==> delta: inputs <==
// archon_top
module archon_top (
    input wire clk,
    input wire reset,  
    input wire [15:0] external_entropy_in,  
    input wire [7:0] analog_entropy_raw,    
    input wire [1:0] ml_predicted_action,  
    input wire ml_risk_flag_top,           
    input wire manual_lock_top,            
    input wire analog_lock_override,
    input wire analog_flush_override,
    input wire quantum_override_signal,  
    input wire [1:0] mission_profile,          
    input wire override_authentication_valid,  
    input wire [7:0] entropy_threshold_fsm,    
    output wire [3:0] cpu_debug_pc,
    output wire [15:0] cpu_debug_instr,
    output wire cpu_debug_stall,
    output wire cpu_debug_flush,
    output wire cpu_debug_lock,
    output wire [7:0] cpu_debug_fsm_entropy_log,
    output wire [2:0] cpu_debug_fsm_instr_type_log,
    output wire cpu_debug_hazard_flag,
    output wire [1:0] cpu_debug_fsm_state,
    output wire cpu_debug_shock_detected,
    output wire [1:0] cpu_debug_classified_entropy,
    output wire system_enable_fire_pulse  
);
export LEC_CHECK = 0
export ABC_AREA = 0
export CAP_MARGIN = 15
export CELL_PAD_IN_SITES_DETAIL_PLACEMENT = 2
export CELL_PAD_IN_SITES_GLOBAL_PLACEMENT = 3
export CORE_ASPECT_RATIO = 0.56
export CORE_MARGIN = 4
export CORE_UTILIZATION = 69
export CTS_CLUSTER_SIZE = 75
export GPL_ROUTABILITY_DRIVEN = 0
export MAX_ROUTING_LAYER = met5
export PLACE_DENSITY_LB_ADDON = 0.22
export SETUP_SLACK_MARGIN = 1.76
export SLEW_MARGIN = 0
export TNS_END_PERCENT = 95
create_clock -name core_clock -period 10.2 [get_ports {clk}]
run.sh (not shown) runs the stock make flow with config.mk's settings and CLKGATE_MAP_FILE=.
==> inputs of yarrow, as changes to delta <==
- ABC_AREA: 0 -> default
- CAP_MARGIN: 15 -> 20
- CELL_PAD_IN_SITES_DETAIL_PLACEMENT: 2 -> 1
- CORE_ASPECT_RATIO: 0.56 -> default
- CORE_MARGIN: 4 -> 2
- CORE_UTILIZATION: 69 -> 40
- CTS_CLUSTER_SIZE: 75 -> default
- GPL_ROUTABILITY_DRIVEN: 0 -> default
- MAX_ROUTING_LAYER: met5 -> default
- PLACE_DENSITY_LB_ADDON: 0.22 -> default
- SETUP_SLACK_MARGIN: 1.76 -> default
- SLEW_MARGIN: 0 -> 20
- TNS_END_PERCENT: 95 -> default
==> flow/constraint.sdc (replaced) <==
create_clock -name core_clock -period 20.0 [get_ports {clk}]
set_input_delay 4.0000 -clock core_clock [delete_from_list [all_inputs] [get_ports {clk}]]
set_output_delay 4.0000 -clock core_clock [all_outputs]
set_load 0.01 [all_outputs]
==> impl_metrics.csv <==
group,metric,value,unit
synth,synth_top_area_share,0.324,
status,firstError,"[ERROR FLW-0024] Place density exceeds 1.0 (current PLACE_DENSITY_LB_ADDON =  0.22). Please check if the value of  PLACE_DENSITY_LB_ADDON is between 0 and 0.99.",
synth,yosysChipArea,0.0277,sq mm
floorplan,fp-utilization,0.705,
synth,flop_cell,"dfrtp_1",
floorplan,dieWidth,276,um
synth,ys_ff,366,
floorplan,die_h,158,um
floorplan,core-area,0.0393,sq mm
floorplan,rows,54,
status,stop_stage,"global placement without I/O",
floorplan,die-area,0.0435,sq mm
status,outcome,"stopped before the end",
# the run above: delta

==> impl_metrics.csv <==
group,metric,value,unit
synth,flop_cell,"dfrtp_1",
status,outcome,"finished clean",
floorplan,fp-utilization,0.404,
floorplan,core-area,0.0686,sq mm
synth,ys_ff,366,
floorplan,die-area,0.0713,sq mm
floorplan,die_h,267,um
floorplan,dieWidth,267,um
# the run above: yarrow


==> inputs of run a <==
Starting RTL as in the previous note.
clock: 9.88 ns
lec_check: 0
abc_area: 1
cap_margin: 15
core_aspect_ratio: 0.96
core_margin: 2
core_utilization: 72
cts_cluster_diameter: 381
cts_cluster_size: 15
gpl_routability_driven: 0
hold_slack_margin: 0.29
max_routing_layer: met4
place_density_lb_addon: 0.06
setup_slack_margin: -0.2
slew_margin: 15
tns_end_percent: 95
==> run b: changes against run a <==
==> flow/config.mk (replaced) <==
export PLATFORM = sky130hd
export DESIGN_NAME = archon_top
export DESIGN_NICKNAME = archon_top
export VERILOG_FILES = /design/flow/design.v
export SDC_FILE = /design/flow/constraint.sdc
export NUM_CORES = 4
export LEC_CHECK = 0
export CAP_MARGIN = 20
export CORE_MARGIN = 2
export CORE_UTILIZATION = 40
export SLEW_MARGIN = 20
==> flow/constraint.sdc (replaced) <==
create_clock -name core_clock -period 20.0 [get_ports {clk}]
set_input_delay 4.0000 -clock core_clock [delete_from_list [all_inputs] [get_ports {clk}]]
set_output_delay 4.0000 -clock core_clock [all_outputs]
set_load 0.01 [all_outputs]
==> run c: changes against run a <==
==> flow/config.mk (replaced) <==
export PLATFORM = sky130hd
export DESIGN_NAME = archon_top
export DESIGN_NICKNAME = archon_top
export VERILOG_FILES = /design/flow/design.v
export SDC_FILE = /design/flow/constraint.sdc
export NUM_CORES = 4
export LEC_CHECK = 0
export ABC_AREA = 1
export CAP_MARGIN = 15
export CORE_ASPECT_RATIO = 0.99
export CORE_MARGIN = 2
export CORE_UTILIZATION = 63
export CTS_CLUSTER_SIZE = 32
export MAX_ROUTING_LAYER = met4
export SLEW_MARGIN = 15
export TNS_END_PERCENT = 95
==> flow/constraint.sdc (replaced) <==
create_clock -name core_clock -period 14.1 [get_ports {clk}]
set_input_delay 2.8200 -clock core_clock [delete_from_list [all_inputs] [get_ports {clk}]]
set_output_delay 2.8200 -clock core_clock [all_outputs]
set_load 0.01 [all_outputs]
==> qor summary <==
| metric | run b | run c | run a |
|---|---|---|---|
| Hold_ws | 0.346 ns | 0.348 ns | 0.324 ns |
| Average via count per standard cell | 5.52 | 5.75 | 5.99 |
| RSZ-0062 raised after global routing | false | false | true |
| Mux cell area share | 11.1% | 0.192% | 0.192% |
| FF-to-FF path depth | 23 | 37 | 51 |
| Area of the core region | 0.0686 sq mm | 0.0410 sq mm | 0.0358 sq mm |
| Setup TNS | 0 ns | 0 ns | -1.55 ns |
| Compound-Gate Fraction of Synth Area | 14.3% | 13.6% | 13.6% |
| Portion of the layout cell area used by non-clock buffers | 2.92% | 2.74% | 5.09% |
| Detailed-route wire length per cell | 18.3 um | 17.1 um | 17.7 um |
| Quantity of gates resized following cts | 0 | 0 | 89 |
| Setup WS pre-CTS | 2.28 ns | 0.266 ns | -1.81 ns |
| Outcome | timing/DRC/antenna clean | timing/DRC/antenna clean | complete, but fails checks |
| Layout check failures | - | - | setup timing |
